Design ARM_SingleCycle_CPU, start of the top module:
module ARM_SingleCycle_CPU
	#(parameter	BusWidth	= 32)
	(input logic		i_CLK, i_RESET,
	input logic[(BusWidth - 1):0]	i_Instr,
	output logic[(BusWidth - 1):0]	o_PC,
	output logic[(BusWidth - 1):0]	o_Data_Address,
	output logic					o_Mem_Write,
	output logic[(BusWidth - 1):0]	o_Write_Data,
	input logic[(BusWidth - 1):0]	i_Read_Data);
clock: 7.49 ns
lec_check: 0
abc_area: 0
cap_margin: 15
cell_pad_in_sites_global_placement: 1
core_aspect_ratio: 0.88
core_margin: 2
core_utilization: 58
cts_cluster_size: 57
gpl_routability_driven: 1
gpl_timing_driven: 1
hold_slack_margin: -0.07
setup_slack_margin: 1.94
slew_margin: 5
run.sh (not shown) runs the stock make flow with config.mk's settings and CLKGATE_MAP_FILE=.
The baseline aborted during 5_1_grt.
Rerun with:
Settings changed: CORE_ASPECT_RATIO 0.88 to 0.65, CORE_UTILIZATION 58 to 23, CTS_CLUSTER_SIZE 57 to 73, GPL_ROUTABILITY_DRIVEN 1 to 0, PLACE_DENSITY_LB_ADDON from default to 0.2, SETUP_SLACK_MARGIN 1.94 to default, SLEW_MARGIN 5 to 20.
Clock period 7.49 ns to 9.57 ns, I/O delays scaled along.
This time the run ran to the end with no violations.
Die size is higher by 150%.
Synthesized area stays the same.
Synthesized cell count is unchanged.
Rerun with:
Settings changed: CORE_UTILIZATION 23 to 59, SETUP_SLACK_MARGIN from default to 1.0.
Clock period 9.57 ns to 4.14 ns, I/O delays scaled along.
Result: The changed run stopped in 5_1_grt, error GRT-0116; die area falls by 61%; synthesized area does not change; synthesized cell count is unchanged.

---

Setup of v42:
Starting RTL as in the previous note.
Settings: LEC_CHECK=0, CAP_MARGIN=20, CELL_PAD_IN_SITES_DETAIL_PLACEMENT=2, CORE_MARGIN=2, CORE_UTILIZATION=56, CTS_CLUSTER_DIAMETER=70, CTS_CLUSTER_SIZE=39, MAX_ROUTING_LAYER=met4, PLACE_DENSITY_LB_ADDON=0.23, SLEW_MARGIN=30, TNS_END_PERCENT=75; clock period 17.7 ns.
v42 failed in detailed placement (3_5_place_dp) with DPL-0033.
--- input diff v42..v44 ---
Settings: SETUP_SLACK_MARGIN newly set to -1.53; TNS_END_PERCENT removed (was 75); ABC_AREA newly set to 0; CORE_ASPECT_RATIO newly set to 0.59; CORE_MARGIN changed from 2 to 6; HOLD_SLACK_MARGIN newly set to 0.1; GPL_ROUTABILITY_DRIVEN newly set to 0; PLACE_DENSITY_LB_ADDON removed (was 0.23); CTS_CLUSTER_DIAMETER removed (was 70); SLEW_MARGIN changed from 30 to 20; CTS_CLUSTER_SIZE changed from 39 to 70; CORE_UTILIZATION changed from 56 to 28; the clock period (ns, I/O delays scaled along) changed from 17.7 to 16.4.
--- outcome ---
Looking at the reports, v44 completed the entire flow and the layout it produced met the timing, DRC and antenna checks.
Relative to v42, the core region area of v44 is higher by 99%.
For synthesized area, v44 and v42 come out practically identical.
Compared with v42, v44 shows a count of standard-cell rows that is 7 higher.
v42 has a lower die size than v44.
Here is what was changed in the inputs of v19 compared with v44.
Settings: CAP_MARGIN: 20 -> 5; CORE_ASPECT_RATIO: 0.59 -> unset; CORE_UTILIZATION: 28 -> 21; CTS_CLUSTER_DIAMETER: unset -> 394; HOLD_SLACK_MARGIN: 0.1 -> 0.15; GPL_ROUTABILITY_DRIVEN: 0 -> unset; ABC_AREA: 0 -> 1; SETUP_SLACK_MARGIN: -1.53 -> 2.57; PLACE_DENSITY_LB_ADDON: unset -> 0.13; TNS_END_PERCENT: unset -> 80; CORE_MARGIN: 6 -> 3; CELL_PAD_IN_SITES_DETAIL_PLACEMENT: 2 -> unset; CTS_CLUSTER_SIZE: 70 -> unset; the clock period (ns, I/O delays scaled along): 16.4 -> 9.7.
[summary]
- The first-pass detailed-route iteration total number comes out lower for v19 vs v44.
- Taking v44 as the reference, in v19 remaining max-slew budget at the tightest pin saw an increase; met1 usage saw a decrease.
> inputs changed (v19 -> v47)
Settings: PLACE_DENSITY_LB_ADDON no longer set, was 0.13; TNS_END_PERCENT now 10, was 80; PLACE_DENSITY now 0.43, previously not set; CORE_MARGIN now 2, was 3; CORE_ASPECT_RATIO now 1.19, previously not set; CAP_MARGIN now 20, was 5; CTS_CLUSTER_SIZE now 95, previously not set; MAX_ROUTING_LAYER no longer set, was met4; HOLD_SLACK_MARGIN no longer set, was 0.15; SETUP_SLACK_MARGIN now 0.97, was 2.57; CTS_CLUSTER_DIAMETER now 242, was 394; CORE_UTILIZATION now 69, was 21; the clock period (ns, I/O delays scaled along) now 8.21, was 9.7.
--- outcome ---
Status(v47) = ERROR, stage = global routing (5_1_grt)
Compared with v19, in v47 post-detailed-placement cell area went down by about 5.4%; number of flops mapped to enable cells by yosys was more or less identical; worst setup slack before clock tree synthesis went down by 0.10 ns; clock buffer count from CTS went down by 51.
v19 -> v47: total setup buffers inserted after CTS decreased by more than half
When v47 is set beside v19, its chip area turns out to be 69% smaller.
Inputs modified between v47 and v31:
Settings: removing CORE_ASPECT_RATIO (formerly 1.19); removing CTS_CLUSTER_SIZE (formerly 95); removing SETUP_SLACK_MARGIN (formerly 0.97); removing TNS_END_PERCENT (formerly 10); removing ABC_AREA (formerly 1); removing CTS_CLUSTER_DIAMETER (formerly 242); removing PLACE_DENSITY (formerly 0.43); changing CORE_UTILIZATION from 69 to 56; changing the clock period (ns, I/O delays scaled along) from 8.21 to 7.54.
--- outcome ---
- Completing all stages was not enough for v31: its layout failed the final checks because of negative setup slack.
- Diff v31 and v47: count of placed standard cells including taps higher in v47
- Against v47, summed instance area of the synthesized netlist in v31 came out better.
- Largest family of logic cells by area = AND-OR/OR-AND gates: v31; largest family of logic cells by area = simple AND/OR/NAND/NOR gates: v47
- Relative to v47, sequential share of the synthesized area has gone up in v31.
- Summary of v31 over v47: count of instances resized after the clock tree is built saw an increase, post-placement cell area saw a decrease, area figure in the yosys stat output saw a decrease, detailed placement HPWL saw a decrease.
Input changes introduced in v3 (baseline for comparison: v31):
Settings: GPL_TIMING_DRIVEN now 1, previously not set; SLEW_MARGIN now 40, was 20; SETUP_SLACK_MARGIN now 1.55, previously not set; PLACE_DENSITY now 0.47, previously not set; CORE_UTILIZATION now 28, was 56; MIN_ROUTING_LAYER now met2, previously not set; CTS_CLUSTER_SIZE now 61, previously not set; ABC_AREA now 1, previously not set; the clock period (ns, I/O delays scaled along) now 8.49, was 7.54.
Results
- The overall die height of v3 exceeds that of v31 by 120 um.
- From the logs: v3 reached the end of the flow and failed the layout checks with negative setup slack.
- [v31] flow finished | final checks: failed | reasons: negative setup slack
- v3 does worse than v31 on total detailed-routing wirelength.
- Side by side, initial antenna violation count turned out lower in v3 than in v31.
- Cell count: v3 higher than v31
- End point of the critical path = o_Data_Address[8]: v3; end point of the critical path = o_Data_Address[31]: v31

---

## red
Starting RTL as in the previous note.
clock: 16.4 ns
lec_check: 0
abc_area: 0
cap_margin: 20
cell_pad_in_sites_detail_placement: 1
core_aspect_ratio: 0.59
core_margin: 6
core_utilization: 28
cts_cluster_size: 70
gpl_routability_driven: 0
max_routing_layer: met4
place_density_lb_addon: 0.19
setup_slack_margin: -1.53
slew_margin: 20
Input-level comparison between blue and red:
- ABC_AREA no longer set, was 0
- CELL_PAD_IN_SITES_DETAIL_PLACEMENT no longer set, was 1
- GPL_ROUTABILITY_DRIVEN no longer set, was 0
- MAX_ROUTING_LAYER no longer set, was met4
- CORE_MARGIN now 2, was 6
- SETUP_SLACK_MARGIN no longer set, was -1.53
- PLACE_DENSITY_LB_ADDON no longer set, was 0.19
- CORE_UTILIZATION now 57, was 28
- CTS_CLUSTER_SIZE no longer set, was 70
- CORE_ASPECT_RATIO no longer set, was 0.59
- the clock period (ns, I/O delays scaled along) now 7.49, was 16.4
Layout checks on blue: not met. Flow itself completed; violations: negative setup slack. red completed every stage of the flow, and the final layout passed the timing, DRC and antenna checks. red → blue: number of ordinary and repair buffers in the finished layout saw an increase; final design instance area without fill grew by 7600 sq um; die size went down; number of tapcells lower.
#### Input delta (green over blue)
- PLACE_DENSITY_LB_ADDON newly set to 0.13
- CTS_CLUSTER_DIAMETER newly set to 394
- CORE_UTILIZATION changed from 57 to 21
- CORE_MARGIN changed from 2 to 6
- MAX_ROUTING_LAYER newly set to met4
- SETUP_SLACK_MARGIN newly set to 2.57
- ABC_AREA newly set to 1
- CAP_MARGIN changed from 20 to 5
- the clock period (ns, I/O delays scaled along) changed from 7.49 to 9.7
--- outcome ---
green did not stop at any stage, and its layout met the timing, DRC and antenna checks.
green vs. blue: final area higher, power lower, clock power lower, worst hold slack lower.
The lower combinational fraction of design power of blue and green is in blue.
When green is set beside blue, its synthesized area turns out to be about 11% larger.
green vs. blue: placer's final routability congestion estimate went down by 13%.
Comparing the two runs side by side, green comes out ahead of blue on post-placement setup slack.
green vs blue: total of endpoints with negative setup slack in the final report down in green
Inputs modified between green and orange:
- putting CORE_ASPECT_RATIO at 0.88 where nothing was set
- swapping 1 for 0 in ABC_AREA
- clearing MAX_ROUTING_LAYER, which used to be met4
- putting HOLD_SLACK_MARGIN at -0.07 where nothing was set
- swapping 6 for 2 in CORE_MARGIN
- putting GPL_TIMING_DRIVEN at 1 where nothing was set
- clearing PLACE_DENSITY_LB_ADDON, which used to be 0.13
- clearing SETUP_SLACK_MARGIN, which used to be 2.57
- putting CELL_PAD_IN_SITES_GLOBAL_PLACEMENT at 1 where nothing was set
- putting GPL_ROUTABILITY_DRIVEN at 1 where nothing was set
- swapping 21 for 58 in CORE_UTILIZATION
- swapping 5 for 15 in CAP_MARGIN
- putting CTS_CLUSTER_SIZE at 57 where nothing was set
- clearing CTS_CLUSTER_DIAMETER, which used to be 394
- swapping 9.7 for 7.49 in the clock period (ns, I/O delays scaled along)
==> comparison <==
- Of green and orange, only green finishes the flow clean.
- The flow for orange finished, though final verification flagged max-capacitance violations, max-slew violations, negative setup slack.
- Going from green to orange, the number of instances resized during post-cts repair was found to have gone down by 47%.
- orange: proportion of power drawn by the clock network is 1.1 points lower than what green reported.
- Looking at number of multi-input logic gates, orange sits about 25% below green.
Inputs modified between orange and purple:
- swapping 0.88 for 0.65 in CORE_ASPECT_RATIO
- swapping 58 for 61 in CORE_UTILIZATION
- putting PLACE_DENSITY_LB_ADDON at 0.01 where nothing was set
- swapping 1 for 0 in GPL_ROUTABILITY_DRIVEN
- putting SETUP_SLACK_MARGIN at 1.0 where nothing was set
- swapping 57 for 73 in CTS_CLUSTER_SIZE
- swapping 7.49 for 3.42 in the clock period (ns, I/O delays scaled along)
Results
- | number of cells in the yosys synthesis report | orange vs purple | ≈ equal |
- Diff orange -> purple: number of H-tree branching levels saw little to no change, overall die height saw a decrease, die boundary width saw an increase, number of buffers added for setup after CTS saw an increase.
- purple did not finish; a tool error ended it in global routing.
- Going from orange to purple, setup slack at placement shrinks by 1790 ps.
- Compared with orange, purple shows a higher number of gates given a new drive strength after cts.
- purple ends up with higher instance count after placement with tap cells included than orange does.
- Delta (purple minus orange): post-DP HPWL rose by about 8%, area enclosed by the die boundary has decreased, sequential share of the synthesized area was more or less identical.

---

== quartz ==
Starting RTL as in the previous note.
Design ARM_SingleCycle_CPU, start of the top module:
module ARM_SingleCycle_CPU
	#(parameter	BusWidth	= 32)
	(input logic		i_CLK, i_RESET,
	input logic[(BusWidth - 1):0]	i_Instr,
	output logic[(BusWidth - 1):0]	o_PC,
	output logic[(BusWidth - 1):0]	o_Data_Address,
	output logic					o_Mem_Write,
	output logic[(BusWidth - 1):0]	o_Write_Data,
	input logic[(BusWidth - 1):0]	i_Read_Data);
clock: 3.42 ns
lec_check: 0
abc_area: 0
cap_margin: 35
cell_pad_in_sites_global_placement: 1
core_aspect_ratio: 0.65
core_margin: 2
core_utilization: 61
cts_cluster_size: 15
gpl_routability_driven: 0
gpl_timing_driven: 1
hold_slack_margin: -0.07
place_density_lb_addon: 0.01
setup_slack_margin: 0.01
slew_margin: 20
quartz did not run to completion, as it errored out during 5_1_grt.
Setup changes, quartz to raven
Settings: a change of CAP_MARGIN from 35 to 20; a deleted GPL_ROUTABILITY_DRIVEN that had been 0; a deleted HOLD_SLACK_MARGIN that had been -0.07; a change of PLACE_DENSITY_LB_ADDON from 0.01 to 0.12; a deleted SETUP_SLACK_MARGIN that had been 0.01; a change of CORE_UTILIZATION from 61 to 57; a deleted CORE_ASPECT_RATIO that had been 0.65; a deleted CELL_PAD_IN_SITES_GLOBAL_PLACEMENT that had been 1; a change of CTS_CLUSTER_SIZE from 15 to 75; a deleted GPL_TIMING_DRIVEN that had been 1; a change of ABC_AREA from 0 to 1; a change of the clock period (ns, I/O delays scaled along) from 3.42 to 7.49.
==> results <==
raven -> stages 100% | layout checks FAIL | setup timing
Against quartz, raven comes in about 18% higher on TritonCTS buffer count.
raven vs quartz: cell count after synthesis up in raven
Vertical die size (quartz / raven): 0.74
Note that the HPWL after detailed placement recorded for quartz amounts to 0.863 times the value seen in raven.
Diff raven and quartz: post-synthesis share of cell area spent on full adders, half adders and majority gates lower in raven
Placed cell area, raven and quartz: higher on raven
Relative to quartz, chip area estimate from yosys synthesis has gone up in raven.
Area share of xor/xnor cells in the synthesized design (lower): raven
The final reports for raven and quartz show sequential share of the synthesized area lower in the former.
[inputs] ember vs raven
Settings: setting SETUP_SLACK_MARGIN to 0.95 for the first time; changing PLACE_DENSITY_LB_ADDON from 0.12 to 0.19; setting CORE_ASPECT_RATIO to 1.23 for the first time; removing CTS_CLUSTER_SIZE (formerly 75); removing ABC_AREA (formerly 1); changing CORE_UTILIZATION from 57 to 40; changing the clock period (ns, I/O delays scaled along) from 7.49 to 16.4.
Going from raven to ember, number of cells in the design after placement shrank by more than a quarter.
[compare] base=raven new=ember: worst setup slack higher; aggregate routed wire length lower.
ember went all the way through synthesis, placement and routing and the layout is clean on timing, DRC and antenna.
raven has a higher max-slew headroom at the worst pin than ember.
raven vs ember, dominant kind of combinational cell: simple AND/OR/NAND/NOR gates vs AND-OR/OR-AND gates
Comparing ember and raven, final cycle utilization of the critical path is higher on raven.
Run comparison: raven top contributor to total power combinational logic; ember top contributor to total power sequential cells
Going from raven to ember, chip area grew by more than a quarter.
Lower number of well taps was reported by raven, not ember.

---

Starting RTL as in the previous note.
==> flow/config.mk <==
export PLATFORM = sky130hd
export DESIGN_NAME = ARM_SingleCycle_CPU
export DESIGN_NICKNAME = ARM_SingleCycle_CPU
export VERILOG_FILES = /design/flow/design.v
export SDC_FILE = /design/flow/constraint.sdc
export NUM_CORES = 4
export LEC_CHECK = 0
export ABC_AREA = 0
export CAP_MARGIN = 15
export CELL_PAD_IN_SITES_GLOBAL_PLACEMENT = 1
export CORE_ASPECT_RATIO = 0.88
export CORE_MARGIN = 2
export CORE_UTILIZATION = 61
export CTS_CLUSTER_SIZE = 57
export GPL_ROUTABILITY_DRIVEN = 1
export GPL_TIMING_DRIVEN = 1
export HOLD_SLACK_MARGIN = -0.07
export SETUP_SLACK_MARGIN = 1.94
export SLEW_MARGIN = 5
export TNS_END_PERCENT = 5
==> flow/constraint.sdc <==
create_clock -name core_clock -period 7.49 [get_ports {i_CLK}]
set_input_delay 1.4980 -clock core_clock [delete_from_list [all_inputs] [get_ports {i_CLK}]]
set_output_delay 1.4980 -clock core_clock [all_outputs]
set_load 0.01 [all_outputs]
The starting point never finished: it broke off in global routing (5_1_grt) on GRT-0232.
==> next run, changes <==
- ABC_AREA: 0 -> unset
- CAP_MARGIN: 15 -> 20
- CELL_PAD_IN_SITES_GLOBAL_PLACEMENT: 1 -> unset
- CORE_ASPECT_RATIO: 0.88 -> unset
- CORE_UTILIZATION: 61 -> 55
- CTS_CLUSTER_SIZE: 57 -> 69
- GPL_ROUTABILITY_DRIVEN: 1 -> unset
- GPL_TIMING_DRIVEN: 1 -> unset
- HOLD_SLACK_MARGIN: -0.07 -> unset
- PLACE_DENSITY: unset -> 0.6
- SETUP_SLACK_MARGIN: 1.94 -> unset
- SLEW_MARGIN: 5 -> 20
- TNS_END_PERCENT: 5 -> unset
The changed run finished but fails on setup timing.
Die size goes up by about 11%.
Synthesized cell count stays the same.
Area after synthesis is unchanged.
==> next run, changes <==
- CORE_UTILIZATION: 55 -> 66
- CTS_CLUSTER_SIZE: 69 -> 29
- PLACE_DENSITY: 0.6 -> unset
- PLACE_DENSITY_LB_ADDON: unset -> 0.0
- SETUP_SLACK_MARGIN: unset -> 1.91
- TNS_END_PERCENT: unset -> 5
- clock period: 7.49 -> 7.71 ns (I/O delays scaled with it)
Outcome: The changed run aborted during global routing (5_1_grt); die size falls by 16%; synthesized area stays the same; synthesized cell count does not change.
Power figures rest on the tool's default switching activity, not on a simulated workload.
